==> inputs of trial 78 <==
==> flow/design.v <==
`timescale 1ns / 1ps
module pid_controller(
    input  logic        clk,
    input  logic        rst_n,
    input  logic [15:0] setpoint,
    input  logic [15:0] feedback,
    input  logic [15:0] Kp,
    input  logic [15:0] Ki,
    input  logic [15:0] Kd,
    input  logic [15:0] clk_prescaler,
    output logic [15:0] control_signal
);
    logic signed [16:0]  error_s;         
    logic signed [16:0]  prev_error_s;
    logic signed [31:0]  integral_s;      
    logic signed [31:0]  derivative_s;
    logic [15:0] clk_divider;
    logic        sampling_flag;
    logic signed [31:0] kp_mul, ki_mul;
    logic signed [31:0] kd_mul;
    logic signed [31:0] control_calc;
    always_ff @(posedge clk or negedge rst_n) begin
        if (!rst_n) begin
            clk_divider    <= 16'h0000;
            sampling_flag  <= 1'b0;
        end else if (clk_divider == clk_prescaler) begin
            clk_divider    <= 16'h0000;
            sampling_flag  <= 1'b1;
        end else begin
            clk_divider    <= clk_divider + 16'd1;
            sampling_flag  <= 1'b0;
        end
    end
    always_comb begin
        error_s = $signed({1'b0, setpoint}) - $signed({1'b0, feedback});
        kp_mul = $signed({1'b0, Kp}) * error_s;
        ki_mul = $signed({1'b0, Ki}) * error_s;
        kd_mul = $signed({1'b0, Kd}) * (error_s - prev_error_s);
        control_calc = kp_mul + integral_s + kd_mul;
    end
    always_ff @(posedge clk or negedge rst_n) begin
        if (!rst_n) begin
            prev_error_s   <= '0;
            integral_s     <= '0;
            derivative_s   <= '0;
            control_signal <= 16'h0000;
        end else if (sampling_flag) begin
            integral_s   <= integral_s + ki_mul;
            derivative_s <= kd_mul;
            control_signal <= control_calc[15:0];
            prev_error_s <= error_s;
        end
    end
endmodule
`timescale 1ns/1ps
module top (
  input  logic        clk,
  input  logic        rst_n,
  input  logic [15:0] setpoint,
  input  logic [15:0] feedback,
  input  logic [15:0] Kp,
  input  logic [15:0] Ki,
  input  logic [15:0] Kd,
  input  logic [15:0] clk_prescaler,
  output logic [15:0] control_signal
);
  pid_controller u_dut (
    .clk(clk),
    .rst_n(rst_n),
    .setpoint(setpoint),
    .feedback(feedback),
    .Kp(Kp),
    .Ki(Ki),
    .Kd(Kd),
    .clk_prescaler(clk_prescaler),
    .control_signal(control_signal)
  );
endmodule
==> flow/run.sh <==
#!/bin/bash
# the make line also repeats each setting of config.mk as NAME=value (left out here)
make -C /OpenROAD-flow-scripts/flow DESIGN_CONFIG=/design/flow/config.mk WORK_HOME=/design/flow/orfs CLKGATE_MAP_FILE= finish
==> flow/config.mk <==
export PLATFORM = sky130hd
export DESIGN_NAME = top
export DESIGN_NICKNAME = top
export VERILOG_FILES = /design/flow/design.v
export SDC_FILE = /design/flow/constraint.sdc
export NUM_CORES = 4
export LEC_CHECK = 0
export CAP_MARGIN = 20
export CORE_MARGIN = 2
export CORE_UTILIZATION = 72
export CTS_CLUSTER_SIZE = 22
export PLACE_DENSITY = 0.76
export SETUP_SLACK_MARGIN = -0.6
export SLEW_MARGIN = 20
export TNS_END_PERCENT = 5
==> flow/constraint.sdc <==
create_clock -name core_clock -period 9.96 [get_ports {clk}]
set_input_delay 1.9920 -clock core_clock [delete_from_list [all_inputs] [get_ports {clk}]]
set_output_delay 1.9920 -clock core_clock [all_outputs]
set_load 0.01 [all_outputs]
==> inputs of build 77, as changes to trial 78 <==
- CTS_CLUSTER_DIAMETER: default -> 28
- CTS_CLUSTER_SIZE: 22 -> 81
- HOLD_SLACK_MARGIN: default -> -0.09
- PLACE_DENSITY: 0.76 -> default
- PLACE_DENSITY_LB_ADDON: default -> 0.11
- SETUP_SLACK_MARGIN: -0.6 -> 1.93
==> flow/constraint.sdc (replaced) <==
create_clock -name core_clock -period 6.75 [get_ports {clk}]
set_input_delay 1.3500 -clock core_clock [delete_from_list [all_inputs] [get_ports {clk}]]
set_output_delay 1.3500 -clock core_clock [all_outputs]
set_load 0.01 [all_outputs]
==> inputs of build 88, as changes to trial 78 <==
- CTS_CLUSTER_SIZE: 22 -> default
- PLACE_DENSITY: 0.76 -> default
- PLACE_DENSITY_LB_ADDON: default -> 0.25
- SETUP_SLACK_MARGIN: -0.6 -> 2.3
- TNS_END_PERCENT: 5 -> default
==> flow/constraint.sdc (replaced) <==
create_clock -name core_clock -period 12.6 [get_ports {clk}]
set_input_delay 2.5200 -clock core_clock [delete_from_list [all_inputs] [get_ports {clk}]]
set_output_delay 2.5200 -clock core_clock [all_outputs]
set_load 0.01 [all_outputs]
==> qor summary <==
| quantity | build 88 | trial 78 | build 77 |
|---|---|---|---|
| Worst clock skew | 10.09 ps | 10.06 ps | 13.92 ps |
| Final Setup Violations | 0 | 4 | 20 |
| Cell repeated most along the worst path | - | fa_1 | fa_1 |
| FILL cells | 1,263 | 1,331 | 1,128 |
| Fraction of cell area in non-clock buffers | 0.08370 | 0.1101 | 0.1430 |
| Maximum fanout encountered on the critical timing path | 3 | 3 | 4 |
| Count of buffers added by post-CTS timing repair for setup | 25 | 14 | 3 |
| Count of plain and timing-repair buffers | 184 | 253 | 342 |
| Result of the run | no timing/DRC/antenna violations | complete, but fails checks | complete, but fails checks |
| Violated checks | - | negative setup slack | negative setup slack |
| Signal arrival time at the worst endpoint | 11,980 ps | 11,240 ps | 10,970 ps |
| Worst setup timing slack at the placement stage | -36.92 ps | -1982 ps | -4730 ps |

* * *

==> run F <==
// top: RTL as listed in full above, without the edits since
Settings: LEC_CHECK=0, CAP_MARGIN=0, CORE_MARGIN=2, CORE_UTILIZATION=72, CTS_CLUSTER_DIAMETER=36, CTS_CLUSTER_SIZE=88, MAX_ROUTING_LAYER=met4, PLACE_DENSITY_LB_ADDON=0.03, SETUP_SLACK_MARGIN=1.36, SLEW_MARGIN=20, TNS_END_PERCENT=5; clock period 10.2 ns.
run.sh (not shown) runs the stock make flow with config.mk's settings and CLKGATE_MAP_FILE=.
==> inputs of run D, as changes to run F <==
CAP_MARGIN = 20   (was 0)
CORE_UTILIZATION = 40   (was 72)
CTS_CLUSTER_DIAMETER = not set   (was 36)
CTS_CLUSTER_SIZE = not set   (was 88)
MAX_ROUTING_LAYER = not set   (was met4)
PLACE_DENSITY_LB_ADDON = not set   (was 0.03)
SETUP_SLACK_MARGIN = not set   (was 1.36)
TNS_END_PERCENT = not set   (was 5)
==> flow/constraint.sdc (replaced) <==
create_clock -name core_clock -period 8.22 [get_ports {clk}]
set_input_delay 1.6440 -clock core_clock [delete_from_list [all_inputs] [get_ports {clk}]]
set_output_delay 1.6440 -clock core_clock [all_outputs]
set_load 0.01 [all_outputs]
==> inputs of run A, as changes to run F <==
CAP_MARGIN = 20   (was 0)
CORE_UTILIZATION = 59   (was 72)
CTS_CLUSTER_DIAMETER = not set   (was 36)
CTS_CLUSTER_SIZE = not set   (was 88)
MAX_ROUTING_LAYER = not set   (was met4)
PLACE_DENSITY_LB_ADDON = not set   (was 0.03)
SETUP_SLACK_MARGIN = 2.3   (was 1.36)
TNS_END_PERCENT = not set   (was 5)
==> flow/constraint.sdc (replaced) <==
create_clock -name core_clock -period 9.09 [get_ports {clk}]
set_input_delay 1.8180 -clock core_clock [delete_from_list [all_inputs] [get_ports {clk}]]
set_output_delay 1.8180 -clock core_clock [all_outputs]
set_load 0.01 [all_outputs]
==> qor.csv <==
metric,value,unit
Tap Count,319,
Avg WL per Cell,18.5,um
Fin Hold WS,0.508,ns
final setup vio count,4,
Worst-Margin Slew,0.912,ns
DPL Wire Length,35000,um
layout check faults,setup timing,
gpl congestion,0.935,
grt met1 use,43.2,%
status,"complete, but fails checks",
Final Worst Setup Slack,-0.817,ns
clk_skew,0.0117,ns
(the above is from run F)
==> qor.csv <==
metric,value,unit
DPL Wire Length,35500,um
status,"complete, but fails checks",
Worst-Margin Slew,0.823,ns
final setup vio count,8,
grt met1 use,38.2,%
Tap Count,384,
Final Worst Setup Slack,-1.71,ns
layout check faults,setup timing,
Avg WL per Cell,18.1,um
(the above is from run A)
==> qor.csv <==
metric,value,unit
status,"complete, but fails checks",
layout check faults,setup timing,
final setup vio count,9,
Final Worst Setup Slack,-2.40,ns
clk_skew,0.00762,ns
DPL Wire Length,37400,um
Worst-Margin Slew,0.899,ns
Tap Count,539,
(the above is from run D)

* * *

==> inputs of run a <==
// top: RTL as listed in full above, without the edits since
clock: 12.5 ns
lec_check: 0
abc_area: 1
cap_margin: 20
cell_pad_in_sites_global_placement: 1
core_aspect_ratio: 0.5
core_margin: 2
core_utilization: 40
cts_cluster_diameter: 329
cts_cluster_size: 100
gpl_routability_driven: 0
place_density: 0.78
slew_margin: 30
tns_end_percent: 10
==> run b (differences from run a) <==
ABC_AREA = 0   (was 1)
CELL_PAD_IN_SITES_GLOBAL_PLACEMENT = 2   (was 1)
CORE_ASPECT_RATIO = unset   (was 0.5)
CTS_CLUSTER_DIAMETER = 340   (was 329)
CTS_CLUSTER_SIZE = 16   (was 100)
GPL_ROUTABILITY_DRIVEN = unset   (was 0)
PLACE_DENSITY = 0.42   (was 0.78)
SETUP_SLACK_MARGIN = -0.51   (was unset)
SLEW_MARGIN = 20   (was 30)
TNS_END_PERCENT = 15   (was 10)
==> run c (differences from run a) <==
CELL_PAD_IN_SITES_GLOBAL_PLACEMENT = unset   (was 1)
CORE_UTILIZATION = 69   (was 40)
CTS_CLUSTER_DIAMETER = 375   (was 329)
GPL_ROUTABILITY_DRIVEN = unset   (was 0)
PLACE_DENSITY = 0.37   (was 0.78)
SLEW_MARGIN = 20   (was 30)
==> flow/constraint.sdc (replaced) <==
create_clock -name core_clock -period 7.44 [get_ports {clk}]
set_input_delay 1.4880 -clock core_clock [delete_from_list [all_inputs] [get_ports {clk}]]
set_output_delay 1.4880 -clock core_clock [all_outputs]
set_load 0.01 [all_outputs]
==> summary.txt <==
Reports from this run.

- The post-route setup TNS reads 0 ns.
- The setup slack of the most critical reg-to-reg path reads 3.43 ns.
- The largest single stage delay on the critical path is 0.54 ns.
- For this run, the register share of the synthesized area comes to 9.606%.
- Per the hold report, the tightest min-delay path originates at u_dut.control_signal[7].
- The area growth from synthesis to layout is 16.06%.
- The origin of the worst setup path reads feedback[1].
- The minimum setup slack in the final design is 0.1204 ns.
- The end-of-flow core utilization is 46.96%.
- The number of ordinary inverters in the final layout reads 411.
- The tally of OpenROAD warnings reads 28.
- The run finished with no timing, DRC or antenna violations.
- At the pin with the least slew margin, the transition time is 1.004 ns.
-- figures above: run b

==> summary.txt <==
Reports from this run.

- The flow ran to the end, but the layout failed its checks.
- The checks that failed were negative setup slack.
- The worst register-to-register path has a setup slack of -0.36 ns.
- The portion of the post-synthesis area used by sequential elements is 9.059%.
- The slew of the pin with the lowest slew margin is 1.019 ns.
- The longest individual stage delay on the worst path reads 0.62 ns.
- After routing, the total negative slack on setup checks comes to -14.55 ns.
- The number of ordinary inverters in the final layout reads 636.
- After layout, the worst setup slack is -2.014 ns.
- The end-of-flow core utilization reads 91.54%.
- The startpoint of the tightest hold check path is u_dut.control_signal[0].
- The number of endpoints failing setup at the final stage is 12.
- The tally of OpenROAD warnings reads 31.
-- figures above: run c

==> summary.txt <==
Reports from this run.

- The post-route setup TNS reads 0 ns.
- Per STA, the startpoint of the critical path is feedback[0].
- The slew of the pin with the lowest slew margin reads 1.017 ns.
- The area growth from synthesis to layout reads 11.60%.
- The tally of OpenROAD warnings reads 26.
- The number of ordinary inverters in the final layout is 636.
- The longest individual stage delay on the worst path reads 0.57 ns.
- The portion of the post-synthesis area used by sequential elements reads 9.059%.
- The critical path crosses 45 cells after its start point.
- The startpoint of the tightest hold check path is u_dut.control_signal[2].
- The end-of-flow core utilization reads 45.63%.
- The wire length on met3 reads 3737 µm.
- The flow ran to the end and the layout has no timing, DRC or antenna violations.
- The setup slack of the most critical reg-to-reg path reads 4.64 ns.
-- figures above: run a

